## job 4693
## top
module top(
  input clk,
  input rst_n,
  input din_rx,
  output dout_tx_s1,
  output dout_tx_s2,
  output [31:0] addr_tx_s1,
  output [31:0] addr_tx_s2
    );
clock: 4.42 ns
lec_check: 0
cap_margin: 20
core_margin: 2
core_utilization: 72
cts_cluster_diameter: 205
cts_cluster_size: 35
setup_slack_margin: 1.31
slew_margin: 20
run.sh (not shown) runs the stock make flow with config.mk's settings and CLKGATE_MAP_FILE=.
## Diff of input files: job 5604 against job 4693
- SETUP_SLACK_MARGIN removed (was 1.31)
- CTS_CLUSTER_DIAMETER changed from 205 to 130
- ABC_AREA newly set to 1
- CTS_CLUSTER_SIZE removed (was 35)
- CORE_UTILIZATION changed from 72 to 70
- the clock period (ns, I/O delays scaled along) changed from 4.42 to 2.27
Job 5604 finished every stage; the final checks, however, were not passed, the failures being negative setup slack. Summary of job 5604 over job 4693: share of synthesized area spent on multiplexers fell 6.4 points, post-route fraction of the period consumed by the critical path rose 62 points, cell area after synthesis rose 0.0016 sq mm. Register-to-register slack sits lower in job 5604 than in job 4693. Job 5604 vs. job 4693: combined flip-flop and latch cell area shows no meaningful change, growth of design area from synthesis to finish shows an increase of 11 points, count of inverters other than clock inverters in the layout shows an increase of 144, count of final setup violators shows an increase of 64. Yosys synthesis chip area in job 5604 is 8.7% higher than in job 4693.
Modified inputs, job 5876 compared to job 5604
- CTS_CLUSTER_DIAMETER: 130 -> unset
- CORE_UTILIZATION: 70 -> 72
- ABC_AREA: 1 -> unset
- PLACE_DENSITY_LB_ADDON: unset -> 0.01
- SETUP_SLACK_MARGIN: unset -> 0.84
- the clock period (ns, I/O delays scaled along): 2.27 -> 3.33
==> results <==
Global-route usage is lower on job 5876
Looking at the reports, job 5876 completed the entire flow and the layout it produced met the timing, design-rule and antenna checks.
Compared to job 5604, job 5876 was floorplanned on a smaller die.
~same sequential cell count in job 5604 and job 5876
Of job 5604 and job 5876, the lower part of the total power dissipated in sequential elements belongs to job 5604.
Final setup TNS: job 5876 > job 5604
Input changes introduced in job 224 (baseline for comparison: job 5876):
- setting CTS_CLUSTER_SIZE to 15 for the first time
- setting CTS_CLUSTER_DIAMETER to 371 for the first time
- setting HOLD_SLACK_MARGIN to 0.3 for the first time
- setting ABC_AREA to 1 for the first time
- changing SETUP_SLACK_MARGIN from 0.84 to -0.21
- changing the clock period (ns, I/O delays scaled along) from 3.33 to 2.7
--- outcome ---
- Job 5876 and job 224: one clean run, job 5876; the rest did not finish clean.
- A class of the most critical hold timing path of reg -> reg is what job 5876 shows, while in -> reg belongs to job 224.
- From job 5876 to job 224 the numbers moved as follows: clock skew +0.0085 ns; critical path depth +10; post-synthesis simple-gate area fraction +7.2 points; post-cts gate resize count -32.
- Comparing job 5876 against job 224, there is no change at all in DRC violation count after routing.
- Via count of the first global-routing pass (job 224 vs. job 5876) increases by more than 10%
- Job 224 against job 5876: chip area shows an increase of about 9%; via count higher; fmax shows an increase of 7.9%.
- The lower total power after layout came out of job 5876.
Modified inputs, job 2676 compared to job 224
- swapping 371 for 45 in CTS_CLUSTER_DIAMETER
- swapping 15 for 72 in CTS_CLUSTER_SIZE
- clearing HOLD_SLACK_MARGIN, which used to be 0.3
- swapping -0.21 for 0.84 in SETUP_SLACK_MARGIN
- clearing ABC_AREA, which used to be 1
- swapping 2.7 for 3.26 in the clock period (ns, I/O delays scaled along)
### Flow results
Summary of the comparison: met2 layer usage reported by global route is lower in job 2676, relative to job 224.
Of job 224 and job 2676, the run reporting the higher ratio of routed vias to standard cells was job 2676.
Total number of cells along the worst setup path sits lower in job 2676 than in job 224.
Between job 224 and job 2676, the flow reports non-clock buffer count decreasing by more than a quarter.
Of job 224 and job 2676, the lower final cell area excluding filler cells belongs to job 2676.
The post-synthesis area per instance in job 2676 is 1.2 times that in job 224.
Among job 224 and job 2676, a clean, completed layout was produced by job 2676 alone.
Against job 224 as the reference, job 2676 delivers a lower met3 track utilization from global routing.
Going from job 224 to job 2676, reg2reg setup slack increased by 0.48 ns relative to the old numbers; final setup slack of the worst path increased by 0.48 ns relative to the old numbers; power per cell area decreased by 4.1% relative to the old numbers; met1 capacity usage during global routing decreased by 4.2 points relative to the old numbers.
No activity file was given, so power comes from the tool's default toggle rates.
